==> inputs of 05-07 <==
==> flow/design.v (excerpt) <==
module miniRV (
    input   wire                clk,
    input   wire                rst,
    input   wire[31:0]      inst_i,
    input   wire[31:0]      mem_rdata_i,
    output  wire[13:0]   inst_addr_o,
    output  wire[15:0]          mem_addr_o,
    output  wire                mem_wen_o,
    output  wire[31:0]      mem_wdata_o,
    output          debug_wb_have_inst,    
    output [31:0]   debug_wb_pc,           
    output          debug_wb_ena,          
    output [4:0]    debug_wb_reg,          
    output [31:0]   debug_wb_value         
);
export LEC_CHECK = 0
export CAP_MARGIN = 20
export CORE_MARGIN = 2
export CORE_UTILIZATION = 72
export CTS_CLUSTER_SIZE = 22
export PLACE_DENSITY = 0.66
export SETUP_SLACK_MARGIN = 1.9
export SLEW_MARGIN = 20
create_clock -name core_clock -period 6.43 [get_ports {clk}]
run.sh (not shown) runs the stock make flow with config.mk's settings and CLKGATE_MAP_FILE=.
==> inputs of 04-15, as changes to 05-07 <==
Settings changed: CORE_UTILIZATION 72 to 57, CTS_CLUSTER_SIZE 22 to not set, PLACE_DENSITY 0.66 to not set, SETUP_SLACK_MARGIN 1.9 to not set.
==> flow/constraint.sdc (replaced) <==
create_clock -name core_clock -period 7.28 [get_ports {clk}]
set_input_delay 1.4560 -clock core_clock [delete_from_list [all_inputs] [get_ports {clk}]]
set_output_delay 1.4560 -clock core_clock [all_outputs]
set_load 0.01 [all_outputs]
==> inputs of 06-23, as changes to 05-07 <==
Settings changed: CORE_UTILIZATION 72 to 36, CTS_CLUSTER_SIZE 22 to not set, PLACE_DENSITY 0.66 to not set, SETUP_SLACK_MARGIN 1.9 to not set.
==> flow/constraint.sdc (replaced) <==
create_clock -name core_clock -period 8.95 [get_ports {clk}]
set_input_delay 1.7900 -clock core_clock [delete_from_list [all_inputs] [get_ports {clk}]]
set_output_delay 1.7900 -clock core_clock [all_outputs]
set_load 0.01 [all_outputs]
==> comparison <==
- 06-23 finished with timing, DRC and antenna clean. 05-07 died in global routing (5_1_grt). 04-15 reached the layout checks and failed them: setup timing.
- Between 06-23 and 04-15, the lower routed wire length is in 04-15 (gap about 3%, measured against 04-15).
- In 04-15 the total power is higher than in 06-23, by about 21%.
- In 04-15 the clock skew is lower than in 06-23, by 0.037 ns.
- Against 04-15, the cell count of 06-23 is higher by 10%.
- Of 04-15 and 06-23, 04-15 has the higher first-iteration DRC count (gap about 18%, measured against 06-23).
- Sequential cell count is the same in 04-15 and 06-23.
- Of 05-07 and 04-15, 04-15 has the higher die size (gap about 20%, measured against 04-15).
- Between 04-15 and 06-23, the lower critical path depth is in 06-23 (gap 1).
- Between 06-23 and 04-15, the lower via count is in 06-23 (gap 3.8%, measured against 04-15).

* * *

==> inputs of run a <==
miniRV again, from the RTL that the note above started with.
## miniRV
module miniRV (
    input   wire                clk,
    input   wire                rst,
    input   wire[31:0]      inst_i,
    input   wire[31:0]      mem_rdata_i,
    output  wire[13:0]   inst_addr_o,
    output  wire[15:0]          mem_addr_o,
    output  wire                mem_wen_o,
    output  wire[31:0]      mem_wdata_o,
    output          debug_wb_have_inst,    
    output [31:0]   debug_wb_pc,           
    output          debug_wb_ena,          
    output [4:0]    debug_wb_reg,          
    output [31:0]   debug_wb_value         
);
clock: 6.39 ns
lec_check: 0
cap_margin: 20
core_margin: 2
core_utilization: 70
cts_cluster_diameter: 60
cts_cluster_size: 44
setup_slack_margin: 1.83
slew_margin: 20
==> run b: changes against run a <==
ABC_AREA = 1   (was not set)
CELL_PAD_IN_SITES_DETAIL_PLACEMENT = 1   (was not set)
CELL_PAD_IN_SITES_GLOBAL_PLACEMENT = 3   (was not set)
CORE_MARGIN = 5   (was 2)
CORE_UTILIZATION = 38   (was 70)
CTS_CLUSTER_DIAMETER = not set   (was 60)
CTS_CLUSTER_SIZE = not set   (was 44)
SETUP_SLACK_MARGIN = not set   (was 1.83)
==> flow/constraint.sdc (replaced) <==
create_clock -name core_clock -period 5.03 [get_ports {clk}]
set_input_delay 1.0060 -clock core_clock [delete_from_list [all_inputs] [get_ports {clk}]]
set_output_delay 1.0060 -clock core_clock [all_outputs]
set_load 0.01 [all_outputs]
==> results.txt <==
From the run reports.

- The flow did not finish.
- The stopping stage reads 5_1_grt.
- The first error in the log reads "[ERROR GRT-0116] Global routing finished with congestion. Check the congestion regions in the DRC Viewer".
- In the post-synthesis netlist, the biggest area contributors are edfxtp_1 (41%), mux4_2 (21%), dfrtp_1 (13%), ha_1 (2.4%), mux2i_1 (1.9%).
- The floorplan step records an initial core utilization of 70.5%.
- The chip area from the yosys synthesis statistics is roughly 75,000 um2.
- The area fraction in xor and xnor cells is 0.882%.
- The total core area is between 100,000 and 150,000 um2.
- The die outline width is around 330 um.
- Yosys mapped the design onto 101 distinct sky130hd cell types.
- The TritonCTS buffer count reads about 110.
- The synthesis run shows multiplexers occupying between 20% and 30% of the cell area.
- The mean instance size in the synthesized netlist is about 14 um2.
- Summed over its instances, the top area cell type makes up slightly above 40% of the synthesized netlist area.
- The number of standard cells reported by yosys reads between 5,000 and 6,000.
- The commonest cells after synthesis are edfxtp_1 (1,024), mux4_2 (695), dfrtp_1 (379).
- The leading cell type by number of instances after synthesis reads edfxtp_1.
- The vertical extent of the die reads ~330 um.
- The main logic family after synthesis reads multiplexers.
- The met2 usage in global routing is roughly 93%.
The numbers above come from run a.

==> results.txt <==
From the run reports.

- The flow ran to the end, but the layout failed its checks.
- The violated checks flagged are negative setup slack.
- The commonest cells after synthesis are nand2_1 (2,183), edfxtp_1 (1,024), a21oi_1 (989).
- The number of standard cells reported by yosys reads around 9,300.
- Of the post-synthesis cell area, the dominant cell type holds ~39%.
- The chip area from the yosys synthesis statistics is 78,200 um2.
- Sorting the synthesized cells by area gives the leading types as edfxtp_1 (39%), dfrtp_1 (12%), nand2_1 (10%), a21oi_1 (6.3%), nand3_1 (5.0%).
- The die outline width is roughly 460 um.
- For this run, the final setup violation count is recorded as 78.
- The mean instance size in the synthesized netlist is roughly 8.4 um2.
- The count of different cell masters after synthesis is between 60 and 70.
- Once routing completed, OpenROAD measured the worst setup slack at -755 ps.
- Per the OpenROAD floorplan log, the height of the die is between 400 and 500 um.
The numbers above come from run b.

Power and IR drop assume default switching activity.
